Setup of xenon:
==> flow/design.v (excerpt) <==
module Cordic #(parameter MODE = 0, STAGES = 8, WIDTH = 16, PHASE_WIDTH = 19)(
input wire                        in_clk,
input wire                        in_rst,
input wire                        in_enable,
input wire    [WIDTH-1:0]         in_x,
input wire    [WIDTH-1:0]         in_y,
input wire    [PHASE_WIDTH-1:0]   in_phase,
output wire                       out_valid,
output wire   [PHASE_WIDTH-1:0]   out_phase,
output wire   [WIDTH-1:0]         out_x,
output wire   [WIDTH-1:0]         out_y
);
Size in the first run: roughly 5600 cells after synthesis, ~540 flip-flops, ~110 I/O pins, ~51000 sq um of cells after synthesis.
clock: 8.27 ns
lec_check: 0
cap_margin: 20
core_margin: 2
core_utilization: 72
place_density: 0.37
slew_margin: 20
run.sh (not shown) runs the stock make flow with config.mk's settings and CLKGATE_MAP_FILE=.
No crash in xenon: every stage finished, but the layout fails its final checks due to setup timing.
Changes in maple relative to xenon:
diff --git a/flow/config.mk b/flow/config.mk
--- a/flow/config.mk
+++ b/flow/config.mk
@@ -7,6 +7,7 @@
 export LEC_CHECK = 0
+export ABC_AREA = 1
 export CAP_MARGIN = 20
 export CORE_MARGIN = 2
-export CORE_UTILIZATION = 72
-export PLACE_DENSITY = 0.37
+export CORE_UTILIZATION = 40
+export CTS_CLUSTER_DIAMETER = 292
 export SLEW_MARGIN = 20
==> flow/constraint.sdc <==
create_clock -name core_clock -period 9.0 [get_ports {in_clk}]
set_input_delay 1.8000 -clock core_clock [delete_from_list [all_inputs] [get_ports {in_clk}]]
set_output_delay 1.8000 -clock core_clock [all_outputs]
set_load 0.01 [all_outputs]
Notes after the runs:
Diff xenon -> maple | slew at the pin closest to its max-slew limit | increase of 87 ps. Against xenon, maple reports a sequential share of layout area that is lower. Max critical path depth across xenon and maple: xenon. Length in cells of the worst reg-to-reg path: maple vs xenon up 4. Where floorplan die area is concerned, xenon is better than maple. Filler-free cell count of the finished design ended up 2220 higher on maple than on xenon. [diff] via total after detailed routing, maple relative to xenon: regression. Routability congestion estimate from global placement: maple vs xenon down 0.048. maple completed every stage of the flow, and the final layout passed the timing, design-rule and antenna checks. Per the comparison of maple with xenon, chip area estimate from yosys synthesis has increased, maximum number of pins on one net before global-route repair has increased, arrival time of the worst setup path has decreased.
Edits applied to the flow inputs when going from maple to tundra:
==> flow/config.mk <==
export PLATFORM = sky130hd
export DESIGN_NAME = Cordic
export DESIGN_NICKNAME = Cordic
export VERILOG_FILES = /design/flow/design.v
export SDC_FILE = /design/flow/constraint.sdc
export NUM_CORES = 4
export LEC_CHECK = 0
export CAP_MARGIN = 5
export CELL_PAD_IN_SITES_DETAIL_PLACEMENT = 2
export CELL_PAD_IN_SITES_GLOBAL_PLACEMENT = 2
export CORE_MARGIN = 7
export CORE_UTILIZATION = 60
export GPL_ROUTABILITY_DRIVEN = 0
export MAX_ROUTING_LAYER = met4
export PLACE_DENSITY_LB_ADDON = 0.07
export SLEW_MARGIN = 10
Results
- Row number of cell rows: tundra lower / maple higher
- [compare] base=maple new=tundra: synthesized-area fraction occupied by and/or/nand/nor cells fell 7.9 points, synthesized area lower, gate count after technology mapping lost 21%, number of enable-type register cells in the synthesized netlist saw little to no change, chip area estimate from yosys synthesis went down 2.8%.
- tundra: FLW-0024 in global placement without I/O -> run aborted
- The post-synthesis cell count from yosys in tundra was lower than what maple gave.
- Re average footprint of a synthesized cell: maple was lower than tundra.
- Measured against each other, tundra and maple differ in portion of netlist area occupied by mux cells, the lower figure coming from maple.
The inputs of lagoon differ from those of tundra as listed below.
==> flow/config.mk <==
export PLATFORM = sky130hd
export DESIGN_NAME = Cordic
export DESIGN_NICKNAME = Cordic
export VERILOG_FILES = /design/flow/design.v
export SDC_FILE = /design/flow/constraint.sdc
export NUM_CORES = 4
export LEC_CHECK = 0
export CAP_MARGIN = 20
export CORE_MARGIN = 2
export CORE_UTILIZATION = 40
export SETUP_SLACK_MARGIN = -0.2
export SLEW_MARGIN = 20
==> flow/constraint.sdc <==
create_clock -name core_clock -period 8.77 [get_ports {in_clk}]
set_input_delay 1.7540 -clock core_clock [delete_from_list [all_inputs] [get_ports {in_clk}]]
set_output_delay 1.7540 -clock core_clock [all_outputs]
set_load 0.01 [all_outputs]
==> comparison <==
- lagoon ended with every stage complete and zero timing, DRC or antenna violations.
- Diff tundra -> lagoon: post-synthesis cell count from yosys shows no meaningful change, post-synthesis register bit count barely changed, standard cell core area up about 50%.
- Summary of the comparison: effective utilization at floorplan is lower in lagoon, relative to tundra.
- Compared to tundra, lagoon was floorplanned on a bigger die.

The RTL this note starts from:
==> flow/design.v <==
module Cordic #(parameter MODE = 0, STAGES = 8, WIDTH = 16, PHASE_WIDTH = 19)(
input wire                        in_clk,
input wire                        in_rst,
input wire                        in_enable,
input wire    [WIDTH-1:0]         in_x,
input wire    [WIDTH-1:0]         in_y,
input wire    [PHASE_WIDTH-1:0]   in_phase,
output wire                       out_valid,
output wire   [PHASE_WIDTH-1:0]   out_phase,
output wire   [WIDTH-1:0]         out_x,
output wire   [WIDTH-1:0]         out_y
);
localparam	ROTATIONAL = 0, 
			VECTORING  = 1;
wire signed   [WIDTH:0]         xn [STAGES:0];
wire signed   [WIDTH:0]         yn [STAGES:0];
wire signed   [PHASE_WIDTH-1:0]   zn [STAGES:0];
reg signed  [WIDTH:0]         xn_reg [STAGES:0];
reg signed  [WIDTH:0]         yn_reg [STAGES:0];
reg signed  [PHASE_WIDTH-1:0]   zn_reg [STAGES:0];
reg start;
generate
	if(MODE == ROTATIONAL) begin
reg [WIDTH-1:0] temp_x, temp_y;
reg [PHASE_WIDTH-1:0] temp_z;
always @ (posedge in_clk or negedge in_rst) 
begin
 if(!in_rst) begin
	temp_x <= 'b0;
	temp_y <= 'b0;
	temp_z <= 'b0; 
 end else if (start) begin
	temp_x <= in_x;
	temp_y <= in_y;
	temp_z <= in_phase;
	end
end
wire [PHASE_WIDTH-1:0] half_pi = 19'h19220;
wire [PHASE_WIDTH-1:0] z_limit = 19'h1b333;
reg [WIDTH-1:0] adjusted_x, adjusted_y;
reg [PHASE_WIDTH-1:0] adjusted_z;
always @ (*) 
begin
	if(temp_z[PHASE_WIDTH-1] == 1'b0 && temp_z > z_limit) begin
		adjusted_x = ~temp_y + 'b1;
		adjusted_y = temp_x;
		adjusted_z = temp_z - half_pi;
	end 
	else if(temp_z[PHASE_WIDTH-1] == 1'b1 && (~temp_z+19'b1) > z_limit) begin
		adjusted_x = temp_y;
		adjusted_y = ~temp_x + 'b1;
		adjusted_z = temp_z + half_pi;
	end 
	else begin
		adjusted_x = temp_x;
		adjusted_y = temp_y;
		adjusted_z = temp_z;
	end
end
assign xn[0] = {adjusted_x[WIDTH-1], adjusted_x};
assign yn[0] = {adjusted_y[WIDTH-1], adjusted_y};
assign zn[0] = adjusted_z;
end else if(MODE == VECTORING) begin
assign xn[0] = {in_x[WIDTH-1], in_x};
assign yn[0] = {in_y[WIDTH-1], in_y};
assign zn[0] = 'b0;
end
endgenerate
generate 
genvar i;
	if(MODE == ROTATIONAL) begin
for(i=0; i<STAGES; i=i+1) begin
  assign xn[i+1] = (zn_reg[i][PHASE_WIDTH-1] == 1'b0) ? xn_reg[i]-(yn_reg[i]>>>i)   : xn_reg[i]+(yn_reg[i]>>>i);
  assign yn[i+1] = (zn_reg[i][PHASE_WIDTH-1] == 1'b0) ? yn_reg[i]+(xn_reg[i]>>>i)   : yn_reg[i]-(xn_reg[i]>>>i);
  assign zn[i+1] = (zn_reg[i][PHASE_WIDTH-1] == 1'b0) ? zn_reg[i]-arctangent(i) : zn_reg[i]+arctangent(i);
end
end else if(MODE == VECTORING) begin
for(i=0; i<STAGES; i=i+1) begin
  assign xn[i+1] = (yn_reg[i][WIDTH] == 1'b1) ? xn_reg[i]-(yn_reg[i]>>>i)   : xn_reg[i]+(yn_reg[i]>>>i);
  assign yn[i+1] = (yn_reg[i][WIDTH] == 1'b1) ? yn_reg[i]+(xn_reg[i]>>>i)   : yn_reg[i]-(xn_reg[i]>>>i);
  assign zn[i+1] = (yn_reg[i][WIDTH] == 1'b1) ? zn_reg[i]-arctangent(i) : zn_reg[i]+arctangent(i);
end
end
endgenerate
always @ (posedge in_clk or negedge in_rst)
	if(!in_rst)
		start <= 1'b0;
	else
		start <= in_enable;
reg [STAGES+2:0] valid_reg;	
for(i=0; i<=STAGES; i=i+1) begin
  always @ (posedge in_clk or negedge in_rst)
    if(!in_rst)begin
      xn_reg[i] <= 'b0;
      yn_reg[i] <= 'b0;
      zn_reg[i] <= 'b0;    
    end
    else if(valid_reg[i+1]) begin
      xn_reg[i] <= xn[i];
      yn_reg[i] <= yn[i];
      zn_reg[i] <= zn[i];
    end
end
wire signed [15:0] k = 18'h009B7;
wire signed [31:0] scaled_x = xn_reg[STAGES] * k;
wire signed [31:0] scaled_y = yn_reg[STAGES] * k;
assign out_x = scaled_x[27:12];
assign out_y = scaled_y[27:12];
assign out_phase = zn_reg[STAGES];
always@(posedge in_clk or negedge in_rst)
begin
  if(!in_rst)
    valid_reg <= 'b0;
  else
    valid_reg <= {valid_reg[STAGES+1:0], in_enable};
end
assign out_valid = valid_reg[STAGES+2];
function [18:0] arctangent;
  input [3:0] i;
  begin
    case (i)
    0 : arctangent = 19'b000_1100100100001111;  
    1 : arctangent = 19'b000_0111011010110001;  
    2 : arctangent = 19'b000_0011111010110110;  
    3 : arctangent = 19'b000_0001111111010101;  
    4 : arctangent = 19'b000_0000111111111010;  
    5 : arctangent = 19'b000_0000011111111111;  
    6 : arctangent = 19'b000_0000001111111111;  
    7 : arctangent = 19'b000_0000000111111111;  
    8 : arctangent = 19'b000_0000000011111111;  
    9 : arctangent = 19'b000_0000000001111111;  
    10: arctangent = 19'b000_0000000000111111;  
    11: arctangent = 19'b000_0000000000011111;  
    12: arctangent = 19'b000_0000000000001111;  
    13: arctangent = 19'b000_0000000000000111;  
    14: arctangent = 19'b000_0000000000000011;  
    15: arctangent = 19'b000_0000000000000001;  
    default: arctangent = 19'b000_0000000000000000;  
    endcase
  end
endfunction
endmodule
export LEC_CHECK = 0
export ABC_AREA = 1
export CAP_MARGIN = 10
export CELL_PAD_IN_SITES_DETAIL_PLACEMENT = 0
export CORE_MARGIN = 2
export CORE_UTILIZATION = 72
export CTS_CLUSTER_SIZE = 90
export MAX_ROUTING_LAYER = met4
export MIN_ROUTING_LAYER = met1
export PLACE_DENSITY = 0.35
export SETUP_SLACK_MARGIN = -0.28
export SLEW_MARGIN = 20
create_clock -name core_clock -period 5.47 [get_ports {in_clk}]
The first run finished but fails on negative setup slack.
==> next run, changes <==
ABC_AREA = not set   (was 1)
CTS_CLUSTER_SIZE = not set   (was 90)
PLACE_DENSITY = 0.64   (was 0.35)
SETUP_SLACK_MARGIN = 1.08   (was -0.28)
clock period = 6.36 ns   (was 5.47 ns; I/O delays follow)
What happened: The changed run finished with negative setup slack left; final cell count drops by 19%; register-to-register slack improves by 0.69 ns; setup slack improved by 0.028 ns; flip-flop count stays the same; wire length drops by 24%; area after synthesis went down by 2.8%; die size fell by 2.8%; hold slack loses 0.0045 ns.
